Design cordic_native, start of the top module:
module cordic_native(
    I_rst_n,                 
    I_clk,                   
    I_init_phase,            
    I_change_phase,           
    I_inc_phase,             
    O_cos,                   
    O_sin                    
    );
    input wire I_rst_n;
    input wire I_clk;
    input wire [14 - 1: 0] I_init_phase;
    input wire I_change_phase;
    input wire [14 - 1: 0] I_inc_phase;
    output reg [14 - 1: 0] O_cos;
    output reg [14 - 1: 0] O_sin;
    reg [14 - 1: 0] R_current_phase ;
    wire [14 - 1: 0] S_cos;
    wire [14 - 1: 0] S_sin;
    parameter DIR_FWD = 1'b0;
    parameter DIR_BAK = 1'b1;
    reg R_phase_dir ;
    reg R_cos_dir ;
    parameter MAX_PHASE = 14'd2047;
    parameter MIN_PHASE = -14'd2048;
    wire S_reach_top;  
    assign S_reach_top = (R_current_phase[14 - 1]==0)&&(R_current_phase + I_inc_phase > MAX_PHASE);
    wire S_reach_bottom;  
    assign S_reach_bottom = (R_current_phase[14 - 1]==1)&&(R_current_phase - I_inc_phase < MIN_PHASE);
    always@(posedge I_clk)
    begin
        if (I_rst_n == 0) R_phase_dir <= DIR_FWD;
        else begin
            if (R_phase_dir == DIR_FWD)
                if (S_reach_top) R_phase_dir <= DIR_BAK;
                else R_phase_dir <= DIR_FWD;
            else  
            begin
                if (S_reach_bottom) R_phase_dir <= DIR_FWD;
                else R_phase_dir <= DIR_BAK;
            end
        end
    end
    always @(posedge I_clk)
    begin
        if (I_rst_n == 0) R_current_phase <= I_init_phase;
        else if (I_change_phase == 1'b1) R_current_phase <= I_init_phase;
        else 
            case(R_phase_dir)
            DIR_FWD: if (S_reach_top) R_current_phase <= MAX_PHASE - (R_current_phase + I_inc_phase - MAX_PHASE);
                     else R_current_phase <= R_current_phase + I_inc_phase;
  ...
export LEC_CHECK = 0
export CAP_MARGIN = 10
export CELL_PAD_IN_SITES_DETAIL_PLACEMENT = 2
export CELL_PAD_IN_SITES_GLOBAL_PLACEMENT = 2
export CORE_ASPECT_RATIO = 1.92
export CORE_MARGIN = 9
export CORE_UTILIZATION = 66
export CTS_CLUSTER_DIAMETER = 226
export MAX_ROUTING_LAYER = met4
export PLACE_DENSITY_LB_ADDON = 0.2
export SETUP_SLACK_MARGIN = 1.37
export SLEW_MARGIN = 20
export TNS_END_PERCENT = 25
create_clock -name core_clock -period 7.3 [get_ports {I_clk}]
run.sh (not shown) runs the stock make flow with config.mk's settings and CLKGATE_MAP_FILE=.
The baseline stopped in 3_1_place_gp_skip_io with FLW-0024.
Next try:
- CAP_MARGIN: 10 -> 20
- CELL_PAD_IN_SITES_DETAIL_PLACEMENT: 2 -> unset
- CELL_PAD_IN_SITES_GLOBAL_PLACEMENT: 2 -> unset
- CORE_ASPECT_RATIO: 1.92 -> unset
- CORE_MARGIN: 9 -> 2
- CORE_UTILIZATION: 66 -> 64
- CTS_CLUSTER_DIAMETER: 226 -> unset
- MAX_ROUTING_LAYER: met4 -> unset
- PLACE_DENSITY_LB_ADDON: 0.2 -> unset
- SETUP_SLACK_MARGIN: 1.37 -> 0.74
- TNS_END_PERCENT: 25 -> unset
- clock period: 7.3 -> 3.32 ns (I/O delays scaled with it)
Now the flow produced a clean layout.
Synthesized cell count does not change.
Die area shrinks by a little under a tenth.
Synthesized area stays the same.
Next try:
- CORE_UTILIZATION: 64 -> 40
- SETUP_SLACK_MARGIN: 0.74 -> unset
- clock period: 3.32 -> 5.0 ns (I/O delays scaled with it)
Outcome: The new run finished clean. Wire length is lower by 31%. Cell area goes down by 18%. Synthesized area stays the same. Worst setup slack is better by 710 ps.
Next try:
- CORE_UTILIZATION: 40 -> 61
- SETUP_SLACK_MARGIN: unset -> 0.87
- clock period: 5.0 -> 3.24 ns (I/O delays scaled with it)
=> Utilization is higher by 42 points. Count of clock-buffer cells in the layout is lower by 7. Routed wire length is higher by 40%. Design area is higher by 26%. Worst setup slack got worse by 730 ps. Die size is lower by 34%. Synthesized cell count is unchanged. Final cell count is higher by 4.1%.
Next try:
- CORE_UTILIZATION: 61 -> 72
- PLACE_DENSITY: unset -> 0.65
- SETUP_SLACK_MARGIN: 0.87 -> 0.37
What happened: This time the run reached the layout checks and failed them: setup timing; wire length rises by 1.8%; non-clock buffer count falls by 288; final cell count falls by about 7%; global-route usage rises by 5.2 points; design area falls by 12%; worst hold slack gains 21 ps.
Next try:
- ABC_AREA: unset -> 1
- CORE_UTILIZATION: 72 -> 70
- CTS_CLUSTER_SIZE: unset -> 36
- SETUP_SLACK_MARGIN: 0.37 -> unset
- clock period: 3.24 -> 2.46 ns (I/O delays scaled with it)
With this change the flow stopped in 5_1_grt, error DPL-0038.
Synthesized cell count rose by 23%.
Die area is higher by about 7%.
Synthesized area rose by about 4%.


cordic_native again, from the RTL that the note above started with.
// cordic_native
module cordic_native(
    I_rst_n,                 
    I_clk,                   
    I_init_phase,            
    I_change_phase,           
    I_inc_phase,             
    O_cos,                   
    O_sin                    
    );
    input wire I_rst_n;
    input wire I_clk;
    input wire [14 - 1: 0] I_init_phase;
    input wire I_change_phase;
    input wire [14 - 1: 0] I_inc_phase;
    output reg [14 - 1: 0] O_cos;
    output reg [14 - 1: 0] O_sin;
    reg [14 - 1: 0] R_current_phase ;
    wire [14 - 1: 0] S_cos;
    wire [14 - 1: 0] S_sin;
    parameter DIR_FWD = 1'b0;
    parameter DIR_BAK = 1'b1;
    reg R_phase_dir ;
    reg R_cos_dir ;
    parameter MAX_PHASE = 14'd2047;
    parameter MIN_PHASE = -14'd2048;
    wire S_reach_top;  
    assign S_reach_top = (R_current_phase[14 - 1]==0)&&(R_current_phase + I_inc_phase > MAX_PHASE);
    wire S_reach_bottom;  
    assign S_reach_bottom = (R_current_phase[14 - 1]==1)&&(R_current_phase - I_inc_phase < MIN_PHASE);
    always@(posedge I_clk)
    begin
        if (I_rst_n == 0) R_phase_dir <= DIR_FWD;
        else begin
  ...
==> flow/config.mk <==
export PLATFORM = sky130hd
export DESIGN_NAME = cordic_native
export DESIGN_NICKNAME = cordic_native
export VERILOG_FILES = /design/flow/design.v
export SDC_FILE = /design/flow/constraint.sdc
export NUM_CORES = 4
export LEC_CHECK = 0
export ABC_AREA = 1
export CAP_MARGIN = 0
export CORE_MARGIN = 2
export CORE_UTILIZATION = 72
export CTS_CLUSTER_SIZE = 10
export PLACE_DENSITY = 0.39
export SLEW_MARGIN = 20
export TNS_END_PERCENT = 10
==> flow/constraint.sdc <==
create_clock -name core_clock -period 2.34 [get_ports {I_clk}]
set_input_delay 0.4680 -clock core_clock [delete_from_list [all_inputs] [get_ports {I_clk}]]
set_output_delay 0.4680 -clock core_clock [all_outputs]
set_load 0.01 [all_outputs]
The baseline stopped in 5_1_grt with GRT-0116.
Change:
==> flow/config.mk (replaced) <==
export PLATFORM = sky130hd
export DESIGN_NAME = cordic_native
export DESIGN_NICKNAME = cordic_native
export VERILOG_FILES = /design/flow/design.v
export SDC_FILE = /design/flow/constraint.sdc
export NUM_CORES = 4
export LEC_CHECK = 0
export CAP_MARGIN = 20
export CORE_MARGIN = 2
export CORE_UTILIZATION = 40
export SLEW_MARGIN = 20
==> flow/constraint.sdc (replaced) <==
create_clock -name core_clock -period 4.1 [get_ports {I_clk}]
set_input_delay 0.8200 -clock core_clock [delete_from_list [all_inputs] [get_ports {I_clk}]]
set_output_delay 0.8200 -clock core_clock [all_outputs]
set_load 0.01 [all_outputs]
Outcome: The new run completed without violations; area after synthesis drops by a few percent; synthesized cell count drops by about a fifth; die size climbs by well over a third.
Change:
--- a/flow/config.mk
+++ b/flow/config.mk
@@ -7,5 +7,6 @@
 export LEC_CHECK = 0
-export CAP_MARGIN = 20
+export CAP_MARGIN = 0
 export CORE_MARGIN = 2
-export CORE_UTILIZATION = 40
+export CORE_UTILIZATION = 72
+export SETUP_SLACK_MARGIN = 0.34
 export SLEW_MARGIN = 20
==> flow/constraint.sdc (replaced) <==
create_clock -name core_clock -period 3.32 [get_ports {I_clk}]
set_input_delay 0.6640 -clock core_clock [delete_from_list [all_inputs] [get_ports {I_clk}]]
set_output_delay 0.6640 -clock core_clock [all_outputs]
set_load 0.01 [all_outputs]
Sequential cell count does not change. Hold slack improves by 0.0034 ns.


Starting RTL as in the previous note.
clock: 3.26 ns
lec_check: 0
cap_margin: 40
core_margin: 2
core_utilization: 72
cts_cluster_size: 35
place_density: 0.65
setup_slack_margin: 0.62
slew_margin: 20
The baseline finished but failed the layout checks on max-capacitance violations, max-slew violations, negative setup slack.
Change:
Settings changed: ABC_AREA from default to 1, CAP_MARGIN 40 to 0, CTS_CLUSTER_SIZE 35 to default, PLACE_DENSITY 0.65 to default, SETUP_SLACK_MARGIN 0.62 to 0.68.
Clock period 3.26 ns to 2.28 ns, I/O delays scaled along.
After rerunning: This time the run died in clock tree synthesis with DPL-0038. Die area increases by 3.7%. Area after synthesis increases by 3.8%. Synthesized cell count increases by 23%.
Change:
Settings changed: CAP_MARGIN 0 to 20, PLACE_DENSITY_LB_ADDON from default to 0.18, SETUP_SLACK_MARGIN 0.68 to -0.22.
Clock period 2.28 ns to 2.84 ns, I/O delays scaled along.
=> This time the run finished with negative setup slack left. Area after synthesis stays the same. Synthesized cell count is unchanged. Die area stays the same.
Change:
Settings changed: CORE_UTILIZATION 72 to 70, CTS_CLUSTER_SIZE from default to 72, PLACE_DENSITY from default to 0.65, PLACE_DENSITY_LB_ADDON 0.18 to default, SETUP_SLACK_MARGIN -0.22 to 0.53.
What happened: The changed run stopped in global routing. Die area came out higher by 2.8%. Synthesized area does not change. Synthesized cell count is unchanged.
Change:
Settings changed: CORE_UTILIZATION 70 to 66, CTS_CLUSTER_SIZE 72 to default, PLACE_DENSITY 0.65 to default, SETUP_SLACK_MARGIN 0.53 to default.
Clock period 2.84 ns to 3.36 ns, I/O delays scaled along.
The changed run ran to the end with no violations.
Synthesized cell count stays the same.
Area after synthesis does not change.
Die area goes up by 6.0%.


cordic_native again, from the RTL that the note above started with.
## cordic_native
module cordic_native(
    I_rst_n,                 
    I_clk,                   
    I_init_phase,            
    I_change_phase,           
    I_inc_phase,             
    O_cos,                   
    O_sin                    
    );
    input wire I_rst_n;
    input wire I_clk;
    input wire [14 - 1: 0] I_init_phase;
    input wire I_change_phase;
    input wire [14 - 1: 0] I_inc_phase;
    output reg [14 - 1: 0] O_cos;
    output reg [14 - 1: 0] O_sin;
    reg [14 - 1: 0] R_current_phase ;
    wire [14 - 1: 0] S_cos;
    wire [14 - 1: 0] S_sin;
    parameter DIR_FWD = 1'b0;
    parameter DIR_BAK = 1'b1;
    reg R_phase_dir ;
    reg R_cos_dir ;
    parameter MAX_PHASE = 14'd2047;
    parameter MIN_PHASE = -14'd2048;
    wire S_reach_top;  
    assign S_reach_top = (R_current_phase[14 - 1]==0)&&(R_current_phase + I_inc_phase > MAX_PHASE);
    wire S_reach_bottom;  
    assign S_reach_bottom = (R_current_phase[14 - 1]==1)&&(R_current_phase - I_inc_phase < MIN_PHASE);
    always@(posedge I_clk)
    begin
        if (I_rst_n == 0) R_phase_dir <= DIR_FWD;
        else begin
            if (R_phase_dir == DIR_FWD)
                if (S_reach_top) R_phase_dir <= DIR_BAK;
                else R_phase_dir <= DIR_FWD;
            else  
            begin
                if (S_reach_bottom) R_phase_dir <= DIR_FWD;
                else R_phase_dir <= DIR_BAK;
            end
        end
    end
    always @(posedge I_clk)
    begin
        if (I_rst_n == 0) R_current_phase <= I_init_phase;
        else if (I_change_phase == 1'b1) R_current_phase <= I_init_phase;
        else 
            case(R_phase_dir)
            DIR_FWD: if (S_reach_top) R_current_phase <= MAX_PHASE - (R_current_phase + I_inc_phase - MAX_PHASE);
                     else R_current_phase <= R_current_phase + I_inc_phase;
  ...
clock: 7.3 ns
lec_check: 0
cap_margin: 10
cell_pad_in_sites_detail_placement: 2
cell_pad_in_sites_global_placement: 2
core_aspect_ratio: 1.92
core_margin: 4
core_utilization: 66
cts_cluster_diameter: 226
max_routing_layer: met4
min_routing_layer: met2
setup_slack_margin: 1.37
slew_margin: 20
tns_end_percent: 25
The starting point never finished: it broke off in 3_1_place_gp_skip_io (GPL-0301).
Then changed:
CAP_MARGIN = 20   (was 10)
CELL_PAD_IN_SITES_DETAIL_PLACEMENT = unset   (was 2)
CELL_PAD_IN_SITES_GLOBAL_PLACEMENT = unset   (was 2)
CORE_ASPECT_RATIO = unset   (was 1.92)
CORE_MARGIN = 2   (was 4)
CORE_UTILIZATION = 72   (was 66)
CTS_CLUSTER_DIAMETER = unset   (was 226)
MAX_ROUTING_LAYER = unset   (was met4)
MIN_ROUTING_LAYER = unset   (was met2)
PLACE_DENSITY_LB_ADDON = 0.18   (was unset)
SETUP_SLACK_MARGIN = unset   (was 1.37)
TNS_END_PERCENT = unset   (was 25)
clock period = 3.45 ns   (was 7.3 ns; I/O delays follow)
=> The changed run passed the timing, design-rule and antenna checks. Die size goes down by 12%. Synthesized cell count stays the same. Synthesized area stays the same.


Starting RTL as in the previous note.
==> flow/design.v (excerpt) <==
module cordic_native(
    I_rst_n,                 
    I_clk,                   
    I_init_phase,            
    I_change_phase,           
    I_inc_phase,             
    O_cos,                   
    O_sin                    
    );
==> flow/config.mk <==
export PLATFORM = sky130hd
export DESIGN_NAME = cordic_native
export DESIGN_NICKNAME = cordic_native
export VERILOG_FILES = /design/flow/design.v
export SDC_FILE = /design/flow/constraint.sdc
export NUM_CORES = 4
export LEC_CHECK = 0
export ABC_AREA = 1
export CAP_MARGIN = 10
export CORE_ASPECT_RATIO = 1.12
export CORE_MARGIN = 2
export CORE_UTILIZATION = 72
export CTS_CLUSTER_DIAMETER = 313
export CTS_CLUSTER_SIZE = 15
export MAX_ROUTING_LAYER = met5
export PLACE_DENSITY_LB_ADDON = 0.2
export SLEW_MARGIN = 20
export TNS_END_PERCENT = 90
==> flow/constraint.sdc <==
create_clock -name core_clock -period 2.75 [get_ports {I_clk}]
set_input_delay 0.5500 -clock core_clock [delete_from_list [all_inputs] [get_ports {I_clk}]]
set_output_delay 0.5500 -clock core_clock [all_outputs]
set_load 0.01 [all_outputs]
The starting point completed, yet does not pass: setup timing.
Rerun with:
CORE_ASPECT_RATIO = 0.71   (was 1.12)
SETUP_SLACK_MARGIN = 0.82   (was not set)
=> Now the flow ended with an error in global routing. Synthesized cell count is unchanged. Synthesized area is unchanged. Die size stays flat.
Rerun with:
ABC_AREA = not set   (was 1)
CAP_MARGIN = 20   (was 10)
CORE_ASPECT_RATIO = not set   (was 0.71)
CORE_UTILIZATION = 23   (was 72)
CTS_CLUSTER_DIAMETER = not set   (was 313)
CTS_CLUSTER_SIZE = not set   (was 15)
MAX_ROUTING_LAYER = not set   (was met5)
PLACE_DENSITY_LB_ADDON = not set   (was 0.2)
SETUP_SLACK_MARGIN = not set   (was 0.82)
TNS_END_PERCENT = not set   (was 90)
clock period = 4.1 ns   (was 2.75 ns; I/O delays follow)
Outcome: The changed run produced a clean layout. Area after synthesis went down by 3.6%. Die size went up to 3.0 times its value. Synthesized cell count decreases by about 18%.
Rerun with:
ABC_AREA = 1   (was not set)
CORE_UTILIZATION = 70   (was 23)
clock period = 2.84 ns   (was 4.1 ns; I/O delays follow)
Effect: This time the run produced a layout that fails on setup timing. Count of clock-buffer cells in the layout is higher by 5. Wire length goes up by 30%. Setup slack is worse by 0.45 ns. First-iteration DRC count is higher to 2.5 times its value. Non-clock buffer count climbs by 144.
Rerun with:
CTS_CLUSTER_SIZE = 71   (was not set)
PLACE_DENSITY = 0.65   (was not set)
clock period = 2.42 ns   (was 2.84 ns; I/O delays follow)
What happened: The new run died in global routing; area after synthesis does not change; die size does not change; synthesized cell count does not change.
Rerun with:
ABC_AREA = not set   (was 1)
CORE_UTILIZATION = 72   (was 70)
CTS_CLUSTER_SIZE = 35   (was 71)
SETUP_SLACK_MARGIN = 0.62   (was not set)
clock period = 3.44 ns   (was 2.42 ns; I/O delays follow)
The new run completed with no timing, DRC or antenna violations; die area went down by a few percent; synthesized area fell by a few percent; synthesized cell count shrinks by about a fifth.
